Design as2650, start of the top module:
module as2650(
	input clk,
	input rst,
	input [7:0] bus_in,
	output [7:0] bus_out,
	output le_lo,
	output le_hi,
	output OEb,
	output WEb,
	output bus_dir,
	output IOC,
	output IOD,
	input [6:0] irqs,
	output flag,
	input sense,
	output reg [7:0] ext_io_addr,
	output reg io_bus_cyc,
	output reg io_bus_we,
	output reg [7:0] io_bus_out,
	input [7:0] io_bus_in,
	output [7:0] debug_psl,
	output [7:0] debug_psu,
	output [32:0] la_data_out,
	input wb_hidden_rom_enable,
	output reg cpu_hidden_rom_enable,
	output WE_ram
);
Size: ~3800 cells after synthesis, roughly 480 flip-flops, ~0.034 sq mm of cells after synthesis.
clock: 16.0 ns
lec_check: 0
cap_margin: 20
cell_pad_in_sites_global_placement: 3
core_margin: 2
core_utilization: 58
gpl_timing_driven: 0
place_density_lb_addon: 0.02
slew_margin: 25
run.sh (not shown) runs the stock make flow with config.mk's settings and CLKGATE_MAP_FILE=.
The starting point stopped in global placement without I/O.
Next try:
- ABC_AREA: unset -> 1
- CELL_PAD_IN_SITES_GLOBAL_PLACEMENT: 3 -> unset
- CORE_UTILIZATION: 58 -> 40
- CTS_CLUSTER_SIZE: unset -> 75
- GPL_ROUTABILITY_DRIVEN: unset -> 0
- GPL_TIMING_DRIVEN: 0 -> unset
- MAX_ROUTING_LAYER: unset -> met4
- PLACE_DENSITY_LB_ADDON: 0.02 -> unset
- SETUP_SLACK_MARGIN: unset -> -0.8
- SLEW_MARGIN: 25 -> 20
Effect:
- The changed run finished clean
- synthesized cell count is higher by a quarter to a third
- die area increases by well over a third
- synthesized area rose by a few percent
Next try:
- ABC_AREA: 1 -> unset
- CTS_CLUSTER_SIZE: 75 -> unset
- GPL_ROUTABILITY_DRIVEN: 0 -> unset
- MAX_ROUTING_LAYER: met4 -> unset
- SETUP_SLACK_MARGIN: -0.8 -> unset
- clock period: 16.0 -> 15.8 ns (I/O delays scaled with it)
The changed run completed with no timing, DRC or antenna violations. Routed wire length climbs by a little under a tenth. Worst setup slack loses 0.68 ns. Design area came out lower slightly. Cell count fell by about a fifth. Worst hold slack is worse by 0.027 ns. Non-clock buffer count went up by 38. Die area shrinks by a few percent. Total power climbs by a few percent.

* * *

## the reference run
Starting RTL as in the previous note.
make LEC_CHECK=0 ABC_AREA=1 CAP_MARGIN=30 CELL_PAD_IN_SITES_DETAIL_PLACEMENT=1 CELL_PAD_IN_SITES_GLOBAL_PLACEMENT=2 CORE_ASPECT_RATIO=0.67 CORE_MARGIN=9 CORE_UTILIZATION=59 CTS_CLUSTER_SIZE=76 GPL_ROUTABILITY_DRIVEN=0 GPL_TIMING_DRIVEN=1 HOLD_SLACK_MARGIN=0.12 MAX_ROUTING_LAYER=met5 MIN_ROUTING_LAYER=met1 PLACE_DENSITY_LB_ADDON=0.27 SETUP_SLACK_MARGIN=-0.81 SLEW_MARGIN=0 finish   # period 14.3 ns
3_1_place_gp_skip_io: the reference run exited with error
Setup changes, the reference run to the trial run
# the reference run
export LEC_CHECK = 0
export ABC_AREA = 1
export CAP_MARGIN = 30
export CELL_PAD_IN_SITES_DETAIL_PLACEMENT = 1
export CELL_PAD_IN_SITES_GLOBAL_PLACEMENT = 2
export CORE_ASPECT_RATIO = 0.67
export CORE_MARGIN = 9
export CORE_UTILIZATION = 59
export CTS_CLUSTER_SIZE = 76
export GPL_ROUTABILITY_DRIVEN = 0
export GPL_TIMING_DRIVEN = 1
export HOLD_SLACK_MARGIN = 0.12
export MAX_ROUTING_LAYER = met5
export MIN_ROUTING_LAYER = met1
export PLACE_DENSITY_LB_ADDON = 0.27
export SETUP_SLACK_MARGIN = -0.81
export SLEW_MARGIN = 0
create_clock -name core_clock -period 14.3 [get_ports {clk}]
# the trial run
export LEC_CHECK = 0
export CAP_MARGIN = 30
export CELL_PAD_IN_SITES_DETAIL_PLACEMENT = 1
export CORE_ASPECT_RATIO = 1.12
export CORE_MARGIN = 2
export CORE_UTILIZATION = 70
export GPL_TIMING_DRIVEN = 1
export MAX_ROUTING_LAYER = met4
export MIN_ROUTING_LAYER = met1
export PLACE_DENSITY_LB_ADDON = 0.12
export SETUP_SLACK_MARGIN = 0.98
export SLEW_MARGIN = 15
create_clock -name core_clock -period 15.0 [get_ports {clk}]
### Flow results
The trial run: it failed with a tool error in 3_5_place_dp, so there are no final results.
Of the trial run and the reference run, it is the trial run that has the higher share of the synthesized netlist area taken by xor and xnor gates.
Taking the reference run as the reference point, the core area of the trial run falls by about 17%.
Per the comparison of the trial run with the reference run, die boundary width went down by about 33%, number of nets produced by synthesis went down by about 20%.
The number of cells in the yosys synthesis report in the reference run is 1.3 times that in the trial run.
The trial run ended with less basic-gate share of the synthesized area counting and, or, nand and nor cells than the reference run.
Sort the reference run and the trial run by average instance area after synthesis asc -> top: the reference run
When the trial run is measured against the reference run, its count of standard-cell rows turns out 13 higher.
Delta (the trial run minus the reference run): die area decreased 26%; die extent in y increased 9.5%.

* * *

as2650 again, from the RTL that the note above started with.
export LEC_CHECK = 0
export CAP_MARGIN = 30
export CELL_PAD_IN_SITES_DETAIL_PLACEMENT = 0
export CORE_ASPECT_RATIO = 1.12
export CORE_MARGIN = 5
export CORE_UTILIZATION = 54
export GPL_TIMING_DRIVEN = 1
export MAX_ROUTING_LAYER = met4
export MIN_ROUTING_LAYER = met1
export PLACE_DENSITY_LB_ADDON = 0.27
export SETUP_SLACK_MARGIN = 0.98
export SLEW_MARGIN = 15
create_clock -name core_clock -period 9.57 [get_ports {clk}]
Then changed:
CAP_MARGIN = 20   (was 30)
CELL_PAD_IN_SITES_DETAIL_PLACEMENT = unset   (was 0)
CORE_ASPECT_RATIO = unset   (was 1.12)
CORE_MARGIN = 2   (was 5)
CORE_UTILIZATION = 40   (was 54)
GPL_TIMING_DRIVEN = unset   (was 1)
MAX_ROUTING_LAYER = unset   (was met4)
MIN_ROUTING_LAYER = unset   (was met1)
PLACE_DENSITY_LB_ADDON = unset   (was 0.27)
SETUP_SLACK_MARGIN = unset   (was 0.98)
SLEW_MARGIN = 20   (was 15)
clock period = 16.0 ns   (was 9.57 ns; I/O delays follow)
After rerunning: Wire length came out lower by a few percent; via count came out lower by a few percent; die area came out higher by a quarter to a third; worst setup slack gets better by 0.51 ns; sequential share of layout area came out higher by 0.30 points; combinational power came out lower by well over a third.
Then changed:
CORE_UTILIZATION = 68   (was 40)
SETUP_SLACK_MARGIN = 3.38   (was unset)
clock period = 12.5 ns   (was 16.0 ns; I/O delays follow)
=> This time the run never finished: it broke off in global routing. Die size fell by 41%. Area after synthesis is unchanged. Synthesized cell count does not change.

* * *

Setup of sierra:
Starting RTL as in the previous note.
export LEC_CHECK = 0
export CAP_MARGIN = 20
export CORE_MARGIN = 2
export CORE_UTILIZATION = 58
export CTS_CLUSTER_SIZE = 82
export HOLD_SLACK_MARGIN = 0.28
export PLACE_DENSITY_LB_ADDON = 0.13
export SETUP_SLACK_MARGIN = 2.32
export SLEW_MARGIN = 20
export TNS_END_PERCENT = 5
create_clock -name core_clock -period 8.11 [get_ports {clk}]
The log for sierra ends in global routing (5_1_grt) with error GRT-0232, so the run never completed.
diff inputs: sierra => zinc
- CTS_CLUSTER_SIZE no longer set, was 82
- PLACE_DENSITY_LB_ADDON no longer set, was 0.13
- SETUP_SLACK_MARGIN now -1.34, was 2.32
- HOLD_SLACK_MARGIN no longer set, was 0.28
- CORE_UTILIZATION now 40, was 58
- TNS_END_PERCENT no longer set, was 5
- the clock period (ns, I/O delays scaled along) now 14.6, was 8.11
Findings:
- zinc went all the way through the flow, and no timing, DRC or antenna check failed.
- zinc vs sierra: die area up by more than a quarter
- When zinc is set beside sierra, its x dimension of the die turns out to be 20% larger.
- Comparing zinc against sierra, there is no change at all in XOR/XNOR share of the synthesized area.
- Total half-perimeter wirelength after legalization and detailed placement, zinc and sierra, lower one = zinc.
Input changes introduced in fjord (baseline for comparison: zinc):
- CORE_UTILIZATION changed from 40 to 66
- SETUP_SLACK_MARGIN changed from -1.34 to -0.55
- MAX_ROUTING_LAYER newly set to met4
- the clock period (ns, I/O delays scaled along) changed from 14.6 to 8.11
### Flow results
In the summary table, fjord is marked failed, with error GRT-0116 raised in global routing (5_1_grt). zinc reached the end of the flow, and the finished layout is clean on the timing, DRC and antenna checks. Pre-CTS setup slack sits lower in fjord than in zinc. Against zinc, fjord comes in 24 lower on row count. Post-cts resize count on fjord is up relative to zinc. Taking fjord over zinc, the die span in x ratio works out to 0.78. fjord vs zinc: number of CTS-inserted buffers down by a few percent. Between zinc and fjord, the detailed-placement wirelength estimate is higher for fjord. Going from zinc to fjord, total die size shrank by more than a quarter. Sort zinc and fjord by placed cell count, descending, and zinc comes first. Compared with zinc, fjord shows total placed instance area higher by about 3.4%. Note that the floorplan core area recorded for fjord amounts to 0.60 times the value seen in zinc. zinc -> fjord: routability congestion estimate increased by a little under 10%.
Input changes introduced in indigo (baseline for comparison: fjord):
- changing SETUP_SLACK_MARGIN from -0.55 to 1.39
- changing CORE_UTILIZATION from 66 to 45
- removing MAX_ROUTING_LAYER (formerly met4)
- changing the clock period (ns, I/O delays scaled along) from 8.11 to 8.19
==> comparison <==
indigo completed every stage of the flow, and the final layout passed the timing, DRC and antenna checks. Diff fjord -> indigo: post-placement worst setup slack shows an increase of 0.59 ns, width of the die higher. In the floorplan summary, indigo is listed with a die area greater than that of fjord.
The inputs of nickel differ from those of indigo as listed below.
- GPL_TIMING_DRIVEN newly set to 0
- ABC_AREA newly set to 1
- SLEW_MARGIN changed from 20 to 25
- HOLD_SLACK_MARGIN newly set to 0.16
- CORE_UTILIZATION changed from 45 to 58
- SETUP_SLACK_MARGIN removed (was 1.39)
- CELL_PAD_IN_SITES_GLOBAL_PLACEMENT newly set to 3
- PLACE_DENSITY_LB_ADDON newly set to 0.02
- the clock period (ns, I/O delays scaled along) changed from 8.19 to 16.0
--- outcome ---
indigo was carried through to the last stage, and its layout satisfied the timing, DRC and antenna checks. nickel: FLW-0024 in global placement without I/O (3_1_place_gp_skip_io) -> run aborted. Compared with indigo, in nickel synthesized cell count grew by 947; simple-gate share of the synthesized area went up by 7.5 points; area figure in the yosys stat output saw an increase. Lower floorplan row count goes to nickel over indigo. Compared with indigo, nickel shows area after synthesis that has gone up by a few percent. Looking at number of different library cells in the post-synthesis netlist, nickel sits 21 below indigo. On async set-reset flop share out of synthesis, nickel tracks indigo almost exactly. Compared with indigo, chip area in nickel decreased by more than 10%.
The inputs of cedar differ from those of nickel as listed below.
- changing SLEW_MARGIN from 25 to 20
- removing PLACE_DENSITY_LB_ADDON (formerly 0.02)
- removing CELL_PAD_IN_SITES_GLOBAL_PLACEMENT (formerly 3)
- changing CORE_UTILIZATION from 58 to 40
- removing GPL_TIMING_DRIVEN (formerly 0)
- removing HOLD_SLACK_MARGIN (formerly 0.16)
- removing ABC_AREA (formerly 1)
- changing the clock period (ns, I/O delays scaled along) from 16.0 to 14.6
No stage failed in cedar, and the final checks on the layout all came back clean. cedar vs nickel — synthesized cell count dropped by more than 10%. Looking at cedar and nickel, the register bit total from synthesis is a wash. Mux cell area share after synthesis sits higher in cedar than in nickel. Re starting density of the core: cedar is 19 points down on nickel.

* * *

rev 12:
as2650 again, from the RTL that the note above started with.
export LEC_CHECK = 0
export CAP_MARGIN = 30
export CELL_PAD_IN_SITES_DETAIL_PLACEMENT = 0
export CORE_ASPECT_RATIO = 1.12
export CORE_MARGIN = 5
export CORE_UTILIZATION = 65
export GPL_TIMING_DRIVEN = 1
export MAX_ROUTING_LAYER = met4
export MIN_ROUTING_LAYER = met1
export SETUP_SLACK_MARGIN = 0.98
export SLEW_MARGIN = 15
create_clock -name core_clock -period 8.11 [get_ports {clk}]
Seen in the log of rev 12: GRT-0232 during global routing (5_1_grt), after which the run never completed.
--- input diff rev 12..rev 13 ---
- CORE_UTILIZATION now 63, was 65
- SLEW_MARGIN now 0, was 15
- SETUP_SLACK_MARGIN now 1.66, was 0.98
- CELL_PAD_IN_SITES_DETAIL_PLACEMENT now 1, was 0
- CTS_CLUSTER_SIZE now 48, previously not set
- ABC_AREA now 1, previously not set
- PLACE_DENSITY_LB_ADDON now 0.27, previously not set
- HOLD_SLACK_MARGIN now 0.12, previously not set
- CORE_ASPECT_RATIO now 0.67, was 1.12
- GPL_ROUTABILITY_DRIVEN now 0, previously not set
- the clock period (ns, I/O delays scaled along) now 14.3, was 8.11
Results
- Die size: rev 13 exceeds rev 12
- Rev 13 vs rev 12 — number of nets in the synthesized netlist rose 947.
- Overall die width (rev 13 vs. rev 12) increases by more than a quarter
- From rev 12 to rev 13 the numbers moved as follows: count of instantiated cells in the yosys netlist increased 947, post-synthesis average cell area decreased by about 18% relative to the old numbers, synthesized area up about 2.3%.
- Rev 13 did not run to completion, as it errored out during clock tree synthesis (4_1_cts).

* * *

Starting RTL as in the previous note.
==> flow/config.mk <==
export PLATFORM = sky130hd
export DESIGN_NAME = as2650
export DESIGN_NICKNAME = as2650
export VERILOG_FILES = /design/flow/design.v
export SDC_FILE = /design/flow/constraint.sdc
export NUM_CORES = 4
export LEC_CHECK = 0
export ABC_AREA = 1
export CAP_MARGIN = 30
export CELL_PAD_IN_SITES_DETAIL_PLACEMENT = 1
export CELL_PAD_IN_SITES_GLOBAL_PLACEMENT = 2
export CORE_ASPECT_RATIO = 0.67
export CORE_MARGIN = 6
export CORE_UTILIZATION = 59
export CTS_CLUSTER_SIZE = 76
export GPL_ROUTABILITY_DRIVEN = 0
export GPL_TIMING_DRIVEN = 1
export HOLD_SLACK_MARGIN = 0.12
export MAX_ROUTING_LAYER = met5
export MIN_ROUTING_LAYER = met1
export SETUP_SLACK_MARGIN = -0.81
export SLEW_MARGIN = 0
==> flow/constraint.sdc <==
create_clock -name core_clock -period 19.5 [get_ports {clk}]
set_input_delay 3.9000 -clock core_clock [delete_from_list [all_inputs] [get_ports {clk}]]
set_output_delay 3.9000 -clock core_clock [all_outputs]
set_load 0.01 [all_outputs]
The baseline never finished: it broke off in global placement without I/O (3_1_place_gp_skip_io).
Change:
==> flow/config.mk (replaced) <==
export PLATFORM = sky130hd
export DESIGN_NAME = as2650
export DESIGN_NICKNAME = as2650
export VERILOG_FILES = /design/flow/design.v
export SDC_FILE = /design/flow/constraint.sdc
export NUM_CORES = 4
export LEC_CHECK = 0
export ABC_AREA = 1
export CAP_MARGIN = 30
export CELL_PAD_IN_SITES_DETAIL_PLACEMENT = 1
export CORE_ASPECT_RATIO = 1.12
export CORE_MARGIN = 2
export CORE_UTILIZATION = 70
export CTS_CLUSTER_DIAMETER = 231
export GPL_TIMING_DRIVEN = 1
export MAX_ROUTING_LAYER = met4
export MIN_ROUTING_LAYER = met1
export PLACE_DENSITY_LB_ADDON = 0.12
export SETUP_SLACK_MARGIN = 0.98
export SLEW_MARGIN = 15
==> flow/constraint.sdc (replaced) <==
create_clock -name core_clock -period 12.1 [get_ports {clk}]
set_input_delay 2.4200 -clock core_clock [delete_from_list [all_inputs] [get_ports {clk}]]
set_output_delay 2.4200 -clock core_clock [all_outputs]
set_load 0.01 [all_outputs]
This time the run ended with an error in detailed placement (3_5_place_dp) with DPL-0033.
Die size is lower by 21%.
Synthesized cell count does not change.
Synthesized area is unchanged.

* * *

== oak ==
Starting RTL as in the previous note.
==> flow/config.mk <==
export PLATFORM = sky130hd
export DESIGN_NAME = as2650
export DESIGN_NICKNAME = as2650
export VERILOG_FILES = /design/flow/design.v
export SDC_FILE = /design/flow/constraint.sdc
export NUM_CORES = 4
export LEC_CHECK = 0
export CAP_MARGIN = 30
export CELL_PAD_IN_SITES_DETAIL_PLACEMENT = 0
export CORE_ASPECT_RATIO = 1.12
export CORE_MARGIN = 5
export CORE_UTILIZATION = 66
export GPL_TIMING_DRIVEN = 1
export MAX_ROUTING_LAYER = met4
export MIN_ROUTING_LAYER = met1
export SETUP_SLACK_MARGIN = 0.98
export SLEW_MARGIN = 15
==> flow/constraint.sdc <==
create_clock -name core_clock -period 8.11 [get_ports {clk}]
set_input_delay 1.6220 -clock core_clock [delete_from_list [all_inputs] [get_ports {clk}]]
set_output_delay 1.6220 -clock core_clock [all_outputs]
set_load 0.01 [all_outputs]
Stage in which a tool error killed oak: global routing.
Setup changes, oak to pine
Settings: PLACE_DENSITY_LB_ADDON newly set to 0.27; CORE_MARGIN changed from 5 to 2; CORE_UTILIZATION changed from 66 to 71; the clock period (ns, I/O delays scaled along) changed from 8.11 to 8.18.
--- outcome ---
Diff oak..pine | xor/xnor share of the synthesized area | unchanged
Comparing pine against oak, there is no change at all in area fraction in and, or, nand and nor cells.
Diff pine..oak | post-synthesis sequential element count | unchanged
In the flow results for oak and pine, the pre-CTS setup slack is larger on pine.
The final reports for pine and oak show number of gates resized after CTS lower in the former.
pine did not run to completion, as it errored out during global routing.
oak → pine: post-CTS repair timing setup buffer count went up 1; placeable core region decreased by about 7% relative to the old numbers; HPWL after detailed placement down about 13%.
Power is estimated from default activity; no workload was simulated.
